sierra:
// comm_top
module comm_top(
  input wire sys_clk,
  input wire sys_clk_rst,
  input wire rst,
  input wire bit_in, 
  output wire bit_out, 
  output wire [7:0] data_trans, 
  output wire [7:0] data_recev 
);
make LEC_CHECK=0 ABC_AREA=1 CAP_MARGIN=20 CORE_MARGIN=2 CORE_UTILIZATION=69 CTS_CLUSTER_DIAMETER=189 CTS_CLUSTER_SIZE=96 SETUP_SLACK_MARGIN=2.6 SLEW_MARGIN=20 TNS_END_PERCENT=10 finish   # period 8.73 ns
run.sh (not shown) runs the stock make flow with config.mk's settings and CLKGATE_MAP_FILE=.
sierra reached the final stage; the timing, design-rule and antenna checks on its layout passed.
For indigo, these inputs were changed with respect to sierra:
- changing CORE_UTILIZATION from 69 to 72
- removing CTS_CLUSTER_DIAMETER (formerly 189)
- removing CTS_CLUSTER_SIZE (formerly 96)
- removing TNS_END_PERCENT (formerly 10)
- removing SETUP_SLACK_MARGIN (formerly 2.6)
- changing the clock period (ns, I/O delays scaled along) from 8.73 to 2.33
--- outcome ---
- First-pass GRT wire length (indigo vs. sierra) increases by more than a quarter
- indigo: all stages done; final checks FAILED (negative setup slack).
- Summary of indigo over sierra: area after detailed placement grew by 860 µm²; routed via count grew by 24%; HPWL reported at the end of detailed placement grew by about 16%.

Starting RTL as in the previous note.
clock: 7.95 ns
lec_check: 0
abc_area: 1
cap_margin: 20
core_aspect_ratio: 0.5
core_margin: 2
core_utilization: 72
cts_cluster_diameter: 189
cts_cluster_size: 96
slew_margin: 20
tns_end_percent: 10
Next try:
Settings changed: ABC_AREA 1 to not set, CORE_ASPECT_RATIO 0.5 to not set, CORE_UTILIZATION 72 to 60, CTS_CLUSTER_DIAMETER 189 to not set, CTS_CLUSTER_SIZE 96 to not set, TNS_END_PERCENT 10 to not set.
Clock period 7.95 ns to 4.22 ns, I/O delays scaled along.
Total power grows by 86%.
Sequential share of layout area grows by 1.4 points.
Core utilization shrinks by 15 points.
Hold slack gains 0.0061 ns.
Critical path depth shrinks by 12.
Clock power grows by 82%.

comm_top again, from the RTL that the note above started with.
export LEC_CHECK = 0
export ABC_AREA = 1
export CAP_MARGIN = 20
export CORE_MARGIN = 2
export CORE_UTILIZATION = 72
export CTS_CLUSTER_DIAMETER = 386
export CTS_CLUSTER_SIZE = 18
export PLACE_DENSITY_LB_ADDON = 0.08
export SETUP_SLACK_MARGIN = 0.81
export SLEW_MARGIN = 20
create_clock -name core_clock -period 2.84 [get_ports {sys_clk}]
The baseline ran to the end with violations: negative setup slack.
Next try:
Settings changed: CTS_CLUSTER_DIAMETER 386 to 202, CTS_CLUSTER_SIZE 18 to unset, PLACE_DENSITY set to 0.37, PLACE_DENSITY_LB_ADDON 0.08 to unset, SETUP_SLACK_MARGIN 0.81 to 0.77.
Clock period 2.84 ns to 3.07 ns, I/O delays scaled along.
Result: The changed run finished with negative setup slack left; via count came out lower by about a fifth; setup slack improved by 0.58 ns; final area came out lower by a little under a tenth; die area stays the same; synthesized cell count is unchanged; area after synthesis stays the same.
Next try:
Settings changed: ABC_AREA 1 to unset, CORE_UTILIZATION 72 to 40, CTS_CLUSTER_DIAMETER 202 to unset, PLACE_DENSITY 0.37 to unset, SETUP_SLACK_MARGIN 0.77 to unset.
Clock period 3.07 ns to 2.51 ns, I/O delays scaled along.
Effect: The changed run finished with negative setup slack left. Power climbs by 20%. Non-clock buffer count went up by 39. Hold slack gets worse by 0.0042 ns. First-iteration DRC count falls by 58%.
Next try:
Settings changed: CORE_UTILIZATION 40 to 70, CTS_CLUSTER_SIZE set to 36.
Clock period 2.51 ns to 3.7 ns, I/O delays scaled along.
Effect: With this change the flow completed with no timing, DRC or antenna violations; sequential cell count is unchanged; register-to-register slack is better by 0.92 ns; global-route usage climbs by 11 points; power drops by about 35%.

v40:
Starting RTL as in the previous note.
export LEC_CHECK = 0
export CAP_MARGIN = 5
export CORE_ASPECT_RATIO = 0.5
export CORE_MARGIN = 5
export CORE_UTILIZATION = 59
export CTS_CLUSTER_DIAMETER = 324
export CTS_CLUSTER_SIZE = 98
export PLACE_DENSITY = 0.35
export SLEW_MARGIN = 0
export TNS_END_PERCENT = 30
create_clock -name core_clock -period 10.0 [get_ports {sys_clk}]
> inputs changed (v40 -> v50)
Settings: setting GPL_ROUTABILITY_DRIVEN to 0 for the first time; changing CORE_MARGIN from 5 to 2; changing SLEW_MARGIN from 0 to 20; changing CAP_MARGIN from 5 to 20; removing CORE_ASPECT_RATIO (formerly 0.5); changing TNS_END_PERCENT from 30 to 85; setting SETUP_SLACK_MARGIN to -0.01 for the first time; setting CELL_PAD_IN_SITES_GLOBAL_PLACEMENT to 3 for the first time; changing CTS_CLUSTER_DIAMETER from 324 to 144; removing PLACE_DENSITY (formerly 0.35); changing CORE_UTILIZATION from 59 to 23; removing CTS_CLUSTER_SIZE (formerly 98).
### Flow results
Per the comparison of v50 with v40, power spent charging and discharging nets rose 0.0054 mW; synthesis-to-layout area growth grew by 4.9 points. sky130_fd_sc_hd__a32o_1 as the slowest cell on the critical path was reported by v50, and sky130_fd_sc_hd__a2111oi_4 by v40. Re detailed-routing iteration count for the pre-antenna-repair pass: v40 and v50 aren't equal, and the lower value belongs to v40. v50 does worse than v40 on worst setup slack after placement. Slack of the worst reg-to-reg path: v40 and v50 compared, higher one is v40. | portion of the layout cell area used by non-clock buffers | v40 vs v50 | ≈ equal |. v50 against v40: number of gates on the worst path with buffers counted higher, routed via count divided by cell count saw a decrease.
## Diff of input files: v44 against v50
Settings: PLACE_DENSITY now 0.88, previously not set; CTS_CLUSTER_DIAMETER now 392, was 144; TNS_END_PERCENT no longer set, was 85; SETUP_SLACK_MARGIN no longer set, was -0.01; CTS_CLUSTER_SIZE now 98, previously not set; CELL_PAD_IN_SITES_GLOBAL_PLACEMENT no longer set, was 3; CORE_UTILIZATION now 40, was 23; GPL_ROUTABILITY_DRIVEN no longer set, was 0.
Results
- v44: PASS, flow complete, no timing, DRC or antenna violations
- When v44 is measured against v50, its global-route usage turns out 5.0 points higher.
- Summary of v44 over v50: synthesized area comparable, worst slack at placement now larger.
--- input diff v44..v48 ---
Settings: TNS_END_PERCENT: unset -> 85; CELL_PAD_IN_SITES_GLOBAL_PLACEMENT: unset -> 3; PLACE_DENSITY: 0.88 -> unset; CORE_UTILIZATION: 40 -> 23; CTS_CLUSTER_SIZE: 98 -> unset; CTS_CLUSTER_DIAMETER: 392 -> 291.
### Flow results
Of v48 and v44, it is v48 that has the higher finished layout cell area. Layout overhead on the synthesized area ends up lower on v44. Per the comparison of v48 with v44, post-detailed-route DRC marker count level; starting density of the core moved down.
The inputs of v14 differ from those of v48 as listed below.
Settings: CTS_CLUSTER_SIZE: unset -> 98; TNS_END_PERCENT: 85 -> 30; CORE_ASPECT_RATIO: unset -> 0.5; SETUP_SLACK_MARGIN: unset -> 1.98; CAP_MARGIN: 20 -> 0; CORE_MARGIN: 2 -> 5; CELL_PAD_IN_SITES_GLOBAL_PLACEMENT: 3 -> unset; SLEW_MARGIN: 20 -> 40; CORE_UTILIZATION: 23 -> 59; CTS_CLUSTER_DIAMETER: 291 -> 324; PLACE_DENSITY: unset -> 0.35.
--- outcome ---
- v14: no failed stages, no open violations at the end
- Reg2reg setup slack was lower in the run labelled v48.
- Diff v48..v14 | power share of the combinational group | negligible
- v14 vs. v48: clock latency reported for the late side of the worst-skew pair went down by 20 ps.
- Diff v14..v48 | layout buffering overhead excluding clock cells | negligible
- Relative to v48, the total power measured on v14 has decreased by a few percent.
Edits applied to the flow inputs when going from v14 to v55:
Settings: CAP_MARGIN: 0 -> 20; SLEW_MARGIN: 40 -> 20; CORE_UTILIZATION: 59 -> 40; SETUP_SLACK_MARGIN: 1.98 -> unset; CTS_CLUSTER_DIAMETER: 324 -> 400; CORE_MARGIN: 5 -> 2; CTS_CLUSTER_SIZE: 98 -> 96; TNS_END_PERCENT: 30 -> unset; CORE_ASPECT_RATIO: 0.5 -> unset.
Notes after the runs:
Share of final layout cell area taken by clock buffers and inverters, v14 and v55, higher one = v55.
Looking at worst setup slack after layout across v14 and v55, the one that comes out higher is v14.
Relative to v14, worst reg-to-reg setup slack has decreased by 100 ps in v55.
The number of buffers created by CTS of v55 and that of v14 are within noise of each other.
Going from v14 to v55, largest net degree at the start of global routing shows a reduction of 14, overall power shows an increase of about 4%, fmax shows a reduction of 2.5%, post-CTS clock slew at the launch and capture registers of the worst setup and hold paths shows no meaningful change.
The largest clock skew in the final design on v14 is in line with that on v55.
The number of global-route vias before repair of v55 exceeds that of v14 by about 1%.

comm_top again, from the RTL that the note above started with.
export LEC_CHECK = 0
export ABC_AREA = 0
export CAP_MARGIN = 40
export CELL_PAD_IN_SITES_DETAIL_PLACEMENT = 1
export CELL_PAD_IN_SITES_GLOBAL_PLACEMENT = 3
export CORE_ASPECT_RATIO = 1.23
export CORE_MARGIN = 2
export CORE_UTILIZATION = 67
export CTS_CLUSTER_DIAMETER = 75
export GPL_ROUTABILITY_DRIVEN = 1
export GPL_TIMING_DRIVEN = 1
export MAX_ROUTING_LAYER = met4
export MIN_ROUTING_LAYER = met2
export PLACE_DENSITY_LB_ADDON = 0.12
export SETUP_SLACK_MARGIN = -0.01
export SLEW_MARGIN = 40
export TNS_END_PERCENT = 85
create_clock -name core_clock -period 6.48 [get_ports {sys_clk}]
The baseline aborted during global placement without I/O (3_1_place_gp_skip_io).
Change:
CORE_UTILIZATION = 21   (was 67)
CTS_CLUSTER_DIAMETER = 144   (was 75)
MIN_ROUTING_LAYER = default   (was met2)
The changed run passed the timing, design-rule and antenna checks; synthesized area is unchanged; die size increases to 3.1 times its value; synthesized cell count is unchanged.
Change:
ABC_AREA = 1   (was 0)
CAP_MARGIN = 20   (was 40)
CELL_PAD_IN_SITES_DETAIL_PLACEMENT = default   (was 1)
CORE_ASPECT_RATIO = default   (was 1.23)
CORE_UTILIZATION = 19   (was 21)
MAX_ROUTING_LAYER = default   (was met4)
Sequential cell count does not change.
Final cell count goes up by 26%.
Worst hold slack barely changes.
Clock skew goes up by 0.0042 ns.
Change:
ABC_AREA = default   (was 1)
CELL_PAD_IN_SITES_GLOBAL_PLACEMENT = default   (was 3)
CORE_UTILIZATION = 40   (was 19)
CTS_CLUSTER_DIAMETER = default   (was 144)
GPL_ROUTABILITY_DRIVEN = default   (was 1)
GPL_TIMING_DRIVEN = default   (was 1)
PLACE_DENSITY_LB_ADDON = default   (was 0.12)
SETUP_SLACK_MARGIN = default   (was -0.01)
SLEW_MARGIN = 20   (was 40)
TNS_END_PERCENT = default   (was 85)
clock period = 4.2 ns   (was 6.48 ns; I/O delays follow)
Register-to-register slack degrades by 2.7 ns. Clock-buffer cell count falls by 3. Worst setup slack loses 2.7 ns. Design area came out lower by a little under a tenth. Final cell count is lower by a quarter to a third. Global-route usage grows by 4.2 points.
Change:
CORE_UTILIZATION = 70   (was 40)
CTS_CLUSTER_SIZE = 37   (was default)
clock period = 3.06 ns   (was 4.2 ns; I/O delays follow)
The changed run completed, yet does not pass: negative setup slack.
Fmax climbs by 15%.
Global-route usage climbs by 14 points.
Via count climbs by 9.9%.
Clock power climbs by 41%.
Sequential cell count does not change.
Synthesized area is unchanged.
Wire length climbs by 16%.
Worst setup slack degrades by 0.63 ns.
Die size drops by 42%.

Starting RTL as in the previous note.
// comm_top
module comm_top(
  input wire sys_clk,
  input wire sys_clk_rst,
  input wire rst,
  input wire bit_in, 
  output wire bit_out, 
  output wire [7:0] data_trans, 
  output wire [7:0] data_recev 
);
==> flow/config.mk <==
export PLATFORM = sky130hd
export DESIGN_NAME = comm_top
export DESIGN_NICKNAME = comm_top
export VERILOG_FILES = /design/flow/design.v
export SDC_FILE = /design/flow/constraint.sdc
export NUM_CORES = 4
export LEC_CHECK = 0
export CAP_MARGIN = 20
export CORE_MARGIN = 2
export CORE_UTILIZATION = 44
export SLEW_MARGIN = 25
==> flow/constraint.sdc <==
create_clock -name core_clock -period 3.75 [get_ports {sys_clk}]
set_input_delay 0.7500 -clock core_clock [delete_from_list [all_inputs] [get_ports {sys_clk}]]
set_output_delay 0.7500 -clock core_clock [all_outputs]
set_load 0.01 [all_outputs]
The baseline passed the timing, design-rule and antenna checks.
Edit:
CORE_UTILIZATION = 66   (was 44)
SETUP_SLACK_MARGIN = 1.67   (was not set)
SLEW_MARGIN = 20   (was 25)
clock period = 5.92 ns   (was 3.75 ns; I/O delays follow)
Fmax went down by a little under a tenth.
Cell area went down slightly.
Die area came out lower by a quarter to a third.
Power decreases by a quarter to a third.
Edit:
CORE_UTILIZATION = 40   (was 66)
SETUP_SLACK_MARGIN = -0.38   (was 1.67)
clock period = 4.2 ns   (was 5.92 ns; I/O delays follow)
What happened: Setup slack gets worse by 1.7 ns. First-iteration DRC count grows by about a fifth. Cell count grows by roughly a tenth. Core utilization shrinks by 29 points. Worst hold slack barely changes. Total power grows by a quarter to a third. Design area grows slightly. Critical path depth grows by 2. Routed wire length shrinks by a few percent. Count of clock-buffer cells in the layout shrinks by 1.

run 1:
Starting RTL as in the previous note.
// comm_top
module comm_top(
  input wire sys_clk,
  input wire sys_clk_rst,
  input wire rst,
  input wire bit_in, 
  output wire bit_out, 
  output wire [7:0] data_trans, 
  output wire [7:0] data_recev 
);
clock: 7.56 ns
lec_check: 0
abc_area: 1
cap_margin: 20
core_margin: 2
core_utilization: 70
cts_cluster_diameter: 37
place_density_lb_addon: 0.2
slew_margin: 20
## Diff of input files: run 2 against run 1
Settings: an added CTS_CLUSTER_SIZE of 19; a change of CTS_CLUSTER_DIAMETER from 37 to 384; a deleted PLACE_DENSITY_LB_ADDON that had been 0.2; a change of the clock period (ns, I/O delays scaled along) from 7.56 to 2.33.
Notes after the runs:
Run 2 had finished all stages when the layout checks came back failing, citing negative setup slack. Side by side, count of clock-buffer cells in the layout turned out lower in run 2 than in run 1. In the flow results for run 2 and run 1, the utilization is larger on run 2. Diff run 1 -> run 2: wire length grew by 25%, combinational share of cell area went down by 2.6 points, sequential power share went down.
Input changes introduced in run 3 (baseline for comparison: run 2):
Settings: SETUP_SLACK_MARGIN: unset -> -0.12; CORE_UTILIZATION: 70 -> 72; PLACE_DENSITY: unset -> 0.78.
--- outcome ---
- Run 3 ran in full, but the layout does not pass; the checks complain about negative setup slack.
- Note that the largest net degree at the start of global routing recorded for run 2 amounts to 1.16 times the value seen in run 3.
- Compared with run 2, run 3 shows via count of the first global-routing pass that has gone down slightly.
- Comparing run 3 with run 2, the combined global-route utilization of all metal layers came out essentially unchanged.
- NOTE total wirelength of the detailed-routed design run 2->run 3 increased by a few percent
- For run 2, the worst setup path endpoint was my_Rx_top.my_S2P.temp_reg[2], unlike run 3, where it was my_Rx_top.my_S2P.temp_reg[8].
- Run 3 against run 2: setup slack lower, combinational power neither gained nor lost much.
- Run 3 vs run 2, group with the largest share of power: sequential cells vs the clock network
Inputs modified between run 3 and run 4:
Settings: CTS_CLUSTER_DIAMETER removed (was 384); CTS_CLUSTER_SIZE removed (was 19); PLACE_DENSITY removed (was 0.78); SETUP_SLACK_MARGIN removed (was -0.12); ABC_AREA removed (was 1); CORE_UTILIZATION changed from 72 to 32; the clock period (ns, I/O delays scaled along) changed from 2.33 to 4.2.
--- outcome ---
Run 4: all stages complete, timing, DRC and antenna checks passed
Taking run 3 as the reference, in run 4 critical path buffer and inverter count lower, global-route wire length before repair lower, design internal power lower, depth of the critical timing path with buffers and inverters included lower, sum of negative setup slack higher.
Against run 3, run 4 comes in about 400% higher on number of fill cells.
The following lists how run 5 was set up differently from run 4:
Settings: CORE_UTILIZATION changed from 32 to 68; CTS_CLUSTER_SIZE newly set to 37; the clock period (ns, I/O delays scaled along) changed from 4.2 to 4.0.
Results
- From run 4 to run 5 the numbers moved as follows: cell count of the worst reg-to-reg path moved down; combined buffer and inverter count along the critical path moved down.
- Lower global routing usage summed across all routing layers was reported by run 4, not run 5.
Here is what was changed in the inputs of run 6 compared with run 5.
Settings: an added CTS_CLUSTER_DIAMETER of 103; a change of CORE_UTILIZATION from 68 to 69; an added PLACE_DENSITY of 0.37.
==> results <==
- Diff run 5 -> run 6: critical path depth shows an increase of 1, die outline area decreased by 1.4% relative to the old numbers.
- Run 6 vs run 5: total wirelength of the detailed-routed design up
No activity file was given, so power comes from the tool's default toggle rates.
